==> inputs of job 1024 <==
==> flow/design.v <==
module softmax_4 (
    input wire clk,
    input wire reset,
    input wire start,
    input wire [15:0] in0, in1, in2, in3,     
    output reg [7:0] out0, out1, out2, out3, 
    output reg done
);
    parameter IDLE = 2'd0, EXP = 2'd1, DIVIDE = 2'd2, DONE = 2'd3;
    reg [1:0] state;
    reg [15:0] exp0, exp1, exp2, exp3;
    wire [17:0] sum_exp;
    reg [7:0] result0, result1, result2, result3;
    always @(posedge clk or posedge reset) begin
        if (reset)
            state <= IDLE;
        else begin
            case (state)
                IDLE:    state <= (start) ? EXP : IDLE;
                EXP:     state <= DIVIDE;
                DIVIDE:  state <= DONE;
                DONE:    state <= IDLE;
                default: state <= IDLE;
            endcase
        end
    end
    wire [31:0] x_sq0, x_sq1, x_sq2, x_sq3;
    assign x_sq0 = in0 * in0;
    assign x_sq1 = in1 * in1;
    assign x_sq2 = in2 * in2;
    assign x_sq3 = in3 * in3;
    assign sum_exp = exp0 + exp1 + exp2 + exp3;
    always @(posedge clk) begin
        if (reset) begin
            exp0 <= 0; exp1 <= 0; exp2 <= 0; exp3 <= 0;
            done <= 0;
        end else begin
            case (state)
                EXP: begin
                    exp0 <= 16'd256 + in0 + (x_sq0 >> 9);
                    exp1 <= 16'd256 + in1 + (x_sq1 >> 9);
                    exp2 <= 16'd256 + in2 + (x_sq2 >> 9);
                    exp3 <= 16'd256 + in3 + (x_sq3 >> 9);
                end
                DIVIDE: begin
                    if (sum_exp != 0) begin
                        result0 <= ({8'd0, exp0} * 24'd255) / sum_exp;
                        result1 <= ({8'd0, exp1} * 24'd255) / sum_exp;
                        result2 <= ({8'd0, exp2} * 24'd255) / sum_exp;
                        result3 <= ({8'd0, exp3} * 24'd255) / sum_exp;
                    end else begin
                        result0 <= 0;
                        result1 <= 0;
                        result2 <= 0;
                        result3 <= 0;
                    end
                end
                DONE: begin
                    out0 <= result0;
                    out1 <= result1;
                    out2 <= result2;
                    out3 <= result3;
                    done <= 1;
                end
                default: begin
                    done <= 0;
                end
            endcase
        end
    end
endmodule
==> flow/run.sh <==
#!/bin/bash
# the make line also repeats each setting of config.mk as NAME=value (left out here)
make -C /OpenROAD-flow-scripts/flow DESIGN_CONFIG=/design/flow/config.mk WORK_HOME=/design/flow/orfs CLKGATE_MAP_FILE= finish
==> flow/config.mk <==
export PLATFORM = sky130hd
export DESIGN_NAME = softmax_4
export DESIGN_NICKNAME = softmax_4
export VERILOG_FILES = /design/flow/design.v
export SDC_FILE = /design/flow/constraint.sdc
export NUM_CORES = 4
export LEC_CHECK = 0
export ABC_AREA = 1
export CAP_MARGIN = 15
export CORE_MARGIN = 2
export CORE_UTILIZATION = 72
export CTS_CLUSTER_DIAMETER = 303
export CTS_CLUSTER_SIZE = 99
export SLEW_MARGIN = 20
==> flow/constraint.sdc <==
create_clock -name core_clock -period 55.4 [get_ports {clk}]
set_input_delay 11.0800 -clock core_clock [delete_from_list [all_inputs] [get_ports {clk}]]
set_output_delay 11.0800 -clock core_clock [all_outputs]
set_load 0.01 [all_outputs]
==> job 2761 (differences from job 1024) <==
ABC_AREA = not set   (was 1)
CAP_MARGIN = 20   (was 15)
CORE_UTILIZATION = 40   (was 72)
CTS_CLUSTER_DIAMETER = not set   (was 303)
CTS_CLUSTER_SIZE = not set   (was 99)
SETUP_SLACK_MARGIN = 5.0   (was not set)
==> flow/constraint.sdc (replaced) <==
create_clock -name core_clock -period 57.9 [get_ports {clk}]
set_input_delay 11.5800 -clock core_clock [delete_from_list [all_inputs] [get_ports {clk}]]
set_output_delay 11.5800 -clock core_clock [all_outputs]
set_load 0.01 [all_outputs]
==> job 7713 (differences from job 1024) <==
CAP_MARGIN = 20   (was 15)
CORE_UTILIZATION = 57   (was 72)
CTS_CLUSTER_DIAMETER = 351   (was 303)
CTS_CLUSTER_SIZE = 98   (was 99)
==> flow/constraint.sdc (replaced) <==
create_clock -name core_clock -period 32.2 [get_ports {clk}]
set_input_delay 6.4400 -clock core_clock [delete_from_list [all_inputs] [get_ports {clk}]]
set_output_delay 6.4400 -clock core_clock [all_outputs]
set_load 0.01 [all_outputs]
==> impl_metrics.py <==
# Generated from Yosys and OpenROAD reports
metrics = {
    "run_status": {
        "status": "complete, but fails checks",
        "so_faults": "capacitance limit, slew limit, setup timing",
    },
    "sta": {
        "setup_viol_count_final": 32,
        "drv_slew": 3,
        "timing.final.ws_setup_ns": -29.25,
    },
    "run": {
        "drv_cap": 1,
    },
    "synth": {
        "synth-compound-area-share_pct": 13.0,
        "synthTopCellsByCount": "3082 x nand2_1, 3002 x inv_1, 1717 x ha_1",
        "syn_nets": 17200,
    },
    "placement": {
        "place_area_um2": 134000,
    },
    "clock_network": {
        "postCtsResizedCells": 335,
    },
    "global_routing": {
        "met2_usage_pct": 65.1,
    },
}
-- figures above: job 7713

==> impl_metrics.py <==
# Auto-generated metrics
metrics = {
    "run_status": {
        "status": "did not finish",
        "failed_stage": "5_1_grt",
        "firstError": "[ERROR GRT-0232] Routing congestion too high. Check the congestion heatmap in the GUI.",
    },
    "synth": {
        "syn_nets": 17200,
    },
    "global_routing": {
        "met2_usage_pct": 99.8,
    },
    "placement": {
        "place_area_um2": 118000,
    },
}
-- figures above: job 1024

==> impl_metrics.py <==
# Generated from Yosys and OpenROAD reports
metrics = {
    "run": {
        "drv_cap": 0,
    },
    "sta": {
        "timing.final.ws_setup_ns": 3.12,
        "setup_viol_count_final": 0,
        "drv_slew": 0,
    },
    "synth": {
        "syn_nets": 15000,
        "synth.logic.top_family": "adder cells",
        "synthTopCellsByCount": "1717 x ha_1, 1480 x inv_1, 1117 x nor2_1",
        "synth-compound-area-share_pct": 19.8,
    },
    "clock_network": {
        "postCtsResizedCells": 555,
    },
    "run_status": {
        "status": "timing/DRC/antenna clean",
    },
    "detailed_routing": {
        "wl_met1_um": 146000,
    },
}
-- figures above: job 2761


========
==> inputs of job 1200 <==
// softmax_4: RTL as listed in full above, without the edits since
Settings: LEC_CHECK=0, CAP_MARGIN=20, CORE_MARGIN=2, CORE_UTILIZATION=57, SLEW_MARGIN=20; clock period 48.8 ns.
run.sh (not shown) runs the stock make flow with config.mk's settings and CLKGATE_MAP_FILE=.
==> inputs of job 8881, as changes to job 1200 <==
--- a/flow/config.mk
+++ b/flow/config.mk
@@ -8,4 +8,5 @@
 export CAP_MARGIN = 20
 export CORE_MARGIN = 2
-export CORE_UTILIZATION = 57
+export CORE_UTILIZATION = 70
+export CTS_CLUSTER_SIZE = 36
 export SLEW_MARGIN = 20
==> flow/constraint.sdc (replaced) <==
create_clock -name core_clock -period 17.0 [get_ports {clk}]
set_input_delay 3.4000 -clock core_clock [delete_from_list [all_inputs] [get_ports {clk}]]
set_output_delay 3.4000 -clock core_clock [all_outputs]
set_load 0.01 [all_outputs]
==> inputs of job 3923, as changes to job 1200 <==
--- a/flow/config.mk
+++ b/flow/config.mk
@@ -8,4 +8,4 @@
 export CAP_MARGIN = 20
 export CORE_MARGIN = 2
-export CORE_UTILIZATION = 57
+export CORE_UTILIZATION = 40
 export SLEW_MARGIN = 20
==> flow/constraint.sdc (replaced) <==
create_clock -name core_clock -period 60.0 [get_ports {clk}]
set_input_delay 12.0000 -clock core_clock [delete_from_list [all_inputs] [get_ports {clk}]]
set_output_delay 12.0000 -clock core_clock [all_outputs]
set_load 0.01 [all_outputs]
==> results.toml <==
# generated from flow reports
[final_timing]
worst_slack_ps = -5040
setup_violations = 8

[run_status]
outcome = "failed layout checks"
so.violations = "negative setup slack"

[cts]
htreeDepth = 4
That was job 1200.
==> results.toml <==
# generated from flow reports
[run_status]
outcome = "stopped before the end"
error_line = "[ERROR DPL-0033] detailed placement checks failed during check placement."
haltStage = "4_1_cts"

[logic_synthesis]
yosys-stat-area_sq_um = 98500
mux_area_frac = 0.0533

[placement]
port_buffers = 99
That was job 8881.
==> results.toml <==
# generated from flow reports
[run_status]
outcome = "timing/DRC/antenna clean"

[global_routing]
grt_pass1_wl_microns = 476000

[final_timing]
setup_violations = 0

[setup_path]
r2r_end = "result3[0]"

[cts]
htreeDepth = 4
That was job 3923.

========
==> inputs of trial 82 <==
RTL: the design.v shown in full above, as it stands there.
Settings: LEC_CHECK=0, CAP_MARGIN=20, CORE_MARGIN=2, CORE_UTILIZATION=52, SLEW_MARGIN=20; clock period 55.4 ns.
==> inputs of trial 59, as changes to trial 82 <==
- ABC_AREA: not set -> 1
- CAP_MARGIN: 20 -> 0
- CORE_UTILIZATION: 52 -> 72
- CTS_CLUSTER_DIAMETER: not set -> 390
- CTS_CLUSTER_SIZE: not set -> 10
- PLACE_DENSITY: not set -> 0.4
- TNS_END_PERCENT: not set -> 5
==> flow/constraint.sdc (replaced) <==
create_clock -name core_clock -period 27.5 [get_ports {clk}]
set_input_delay 5.5000 -clock core_clock [delete_from_list [all_inputs] [get_ports {clk}]]
set_output_delay 5.5000 -clock core_clock [all_outputs]
set_load 0.01 [all_outputs]
==> Changelog: implementation <==
### Metrics

- Yosys top cell by instances: nand2_1
- Error message: [ERROR DPL-0033] detailed placement checks failed during check placement.
- Adder Share, Synth: about two fifths
- Status: aborted with a tool error
- Post-synth seq share: roughly 3.3%
- Avg Cell Area, Syn: 6.90 sq um
- Stopped at: 3_5_place_dp
- Mux frac, synth: less than 1%
- Syn nets: 17200
- Core area: between 100000 and 150000 sq um
# the run above: trial 59

==> Changelog: implementation <==
## Implementation

- Status: timing/DRC/antenna clean
- Avg Cell Area, Syn: 8.00 sq um
- Mapped Cells: roughly 12000
- Post-synth seq share: 3.37%
- Core area: around 190000 sq um
- Clock transition at path regs: 0.11 ns
- Syn nets: between 15000 and 20000
- Mux frac, synth: about 5.3%
# the run above: trial 82


========
==> inputs of run a <==
// softmax_4: RTL as listed in full above, without the edits since
Settings: LEC_CHECK=0, CAP_MARGIN=25, CELL_PAD_IN_SITES_GLOBAL_PLACEMENT=1, CORE_ASPECT_RATIO=1.8, CORE_MARGIN=2, CORE_UTILIZATION=64, GPL_TIMING_DRIVEN=1, MAX_ROUTING_LAYER=met4, MIN_ROUTING_LAYER=met1, SLEW_MARGIN=5; clock period 56.9 ns.
==> run b: changes against run a <==
CAP_MARGIN = 20   (was 25)
CELL_PAD_IN_SITES_GLOBAL_PLACEMENT = not set   (was 1)
CORE_ASPECT_RATIO = not set   (was 1.8)
CORE_UTILIZATION = 70   (was 64)
GPL_TIMING_DRIVEN = not set   (was 1)
MAX_ROUTING_LAYER = not set   (was met4)
MIN_ROUTING_LAYER = not set   (was met1)
SLEW_MARGIN = 20   (was 5)
==> flow/constraint.sdc (replaced) <==
create_clock -name core_clock -period 46.3 [get_ports {clk}]
set_input_delay 9.2600 -clock core_clock [delete_from_list [all_inputs] [get_ports {clk}]]
set_output_delay 9.2600 -clock core_clock [all_outputs]
set_load 0.01 [all_outputs]
==> comparison <==
- Between run a and run b, the lower die area is in run b (gap 9.4%, measured against run b).
- Run b never finished: it broke off in clock tree synthesis (4_1_cts) on DPL-0033. Run a passed the timing, DRC and antenna checks.
- Area after synthesis is the same in run b and run a.
- Synthesized cell count is the same in run a and run b.

========
==> 07-25 <==
Starts from the design.v that is shown in full above.
export LEC_CHECK = 0
export CAP_MARGIN = 25
export CELL_PAD_IN_SITES_GLOBAL_PLACEMENT = 1
export CORE_ASPECT_RATIO = 1.8
export CORE_MARGIN = 6
export CORE_UTILIZATION = 48
export CTS_CLUSTER_DIAMETER = 397
export CTS_CLUSTER_SIZE = 100
export GPL_TIMING_DRIVEN = 1
export MAX_ROUTING_LAYER = met4
export MIN_ROUTING_LAYER = met1
export PLACE_DENSITY_LB_ADDON = 0.24
export SLEW_MARGIN = 5
export TNS_END_PERCENT = 100
create_clock -name core_clock -period 73.5 [get_ports {clk}]
==> inputs of 04-10, as changes to 07-25 <==
ABC_AREA = 1   (was unset)
CORE_ASPECT_RATIO = 1.99   (was 1.8)
CORE_MARGIN = 8   (was 6)
CORE_UTILIZATION = 28   (was 48)
CTS_CLUSTER_DIAMETER = unset   (was 397)
CTS_CLUSTER_SIZE = unset   (was 100)
GPL_TIMING_DRIVEN = 0   (was 1)
MIN_ROUTING_LAYER = met2   (was met1)
TNS_END_PERCENT = 60   (was 100)
==> flow/constraint.sdc (replaced) <==
create_clock -name core_clock -period 97.2 [get_ports {clk}]
set_input_delay 19.4400 -clock core_clock [delete_from_list [all_inputs] [get_ports {clk}]]
set_output_delay 19.4400 -clock core_clock [all_outputs]
set_load 0.01 [all_outputs]
==> inputs of 02-03, as changes to 07-25 <==
CORE_MARGIN = 8   (was 6)
CORE_UTILIZATION = 28   (was 48)
CTS_CLUSTER_DIAMETER = unset   (was 397)
CTS_CLUSTER_SIZE = unset   (was 100)
MIN_ROUTING_LAYER = met2   (was met1)
TNS_END_PERCENT = unset   (was 100)
==> results <==
| metric | 07-25 | 04-10 | 02-03 |
|---|---|---|---|
| Met2 track demand over resource | 57.5% | 41.4% | 44.3% |
| Share of final layout cell area taken by clock buffers and inverters | 0.700% | 0.608% | 0.635% |
| Share of the final layout cell area in sequential cells | 3.20% | 3.05% | 3.12% |
| Worst path setup slack after routing | 4.85 ns | 18.87 ns | 5.17 ns |
| Launch instance of the worst register-to-register path | exp0[1] | exp3[4] | exp2[1] |
| Multi-input gate area | 0.0886 mm2 | 0.0839 mm2 | 0.0888 mm2 |
| Tap cell count | 2688 | 4680 | 4557 |
| Cell Area, Synth | 0.0985 mm2 | 0.100 mm2 | 0.0985 mm2 |
| Period minus WS final | 68.65 ns | 78.33 ns | 68.33 ns |
| Non-clk bufs | 265 | 401 | 323 |
| Top-area cell share | 21.8% | 21.4% | 21.8% |
| Non-filler cells, final | 15000 | 19500 | 17000 |
| Chip area | 0.217 mm2 | 0.379 mm2 | 0.372 mm2 |
| Cell area after layout | 0.104 mm2 | 0.109 mm2 | 0.107 mm2 |
| Mux contribution to synthesized area | 5.33% | 0.0599% | 5.33% |
| Post-Synthesis Net Count | 15000 | 17200 | 15000 |
| Post-DP HPWL | 276000 um | 306000 um | 325000 um |
| Height of the chip | 620 um | 860 um | 812 um |
| Arrival time reported for the critical path endpoint | 68.96 ns | 78.63 ns | 68.60 ns |
| Met3 track utilization from global routing | 2.06% | 29.8% | 35.3% |
| Outcome | complete, no violations | complete, no violations | complete, no violations |
| P&R area growth vs syn | 5.48% | 8.75% | 8.62% |
| Critical Path Max Stage Delay | 0.77 ns | 0.85 ns | 0.67 ns |
| Req. time, crit path | 73.81 ns | 97.49 ns | 73.77 ns |
| Largest net degree at the start of global routing | 69 | 56 | 63 |

========
==> 01-01: inputs <==
RTL: the design.v shown in full above, as it stands there.
clock: 49.7 ns
lec_check: 0
abc_area: 0
cap_margin: 30
cell_pad_in_sites_detail_placement: 2
cell_pad_in_sites_global_placement: 1
core_aspect_ratio: 1.41
core_margin: 2
core_utilization: 40
cts_cluster_diameter: 390
cts_cluster_size: 61
gpl_routability_driven: 0
max_routing_layer: met5
min_routing_layer: met2
place_density_lb_addon: 0.28
setup_slack_margin: 0.95
slew_margin: 0
tns_end_percent: 35
==> 05-16 (differences from 01-01) <==
- ABC_AREA: 0 -> default
- CAP_MARGIN: 30 -> 20
- CELL_PAD_IN_SITES_DETAIL_PLACEMENT: 2 -> default
- CELL_PAD_IN_SITES_GLOBAL_PLACEMENT: 1 -> default
- CORE_ASPECT_RATIO: 1.41 -> default
- CTS_CLUSTER_DIAMETER: 390 -> 223
- CTS_CLUSTER_SIZE: 61 -> 98
- GPL_ROUTABILITY_DRIVEN: 0 -> default
- MAX_ROUTING_LAYER: met5 -> default
- MIN_ROUTING_LAYER: met2 -> default
- PLACE_DENSITY_LB_ADDON: 0.28 -> 0.06
- SETUP_SLACK_MARGIN: 0.95 -> default
- SLEW_MARGIN: 0 -> 40
- TNS_END_PERCENT: 35 -> 20
==> flow/constraint.sdc (replaced) <==
create_clock -name core_clock -period 60.0 [get_ports {clk}]
set_input_delay 12.0000 -clock core_clock [delete_from_list [all_inputs] [get_ports {clk}]]
set_output_delay 12.0000 -clock core_clock [all_outputs]
set_load 0.01 [all_outputs]
==> results <==
01-01 never finished: it broke off in 3_5_place_dp. 05-16 produced a clean layout. Area after synthesis is the same in 05-16 and 01-01. In synthesized cell count, 05-16 and 01-01 do not differ. In die area, 05-16 and 01-01 hardly differ.
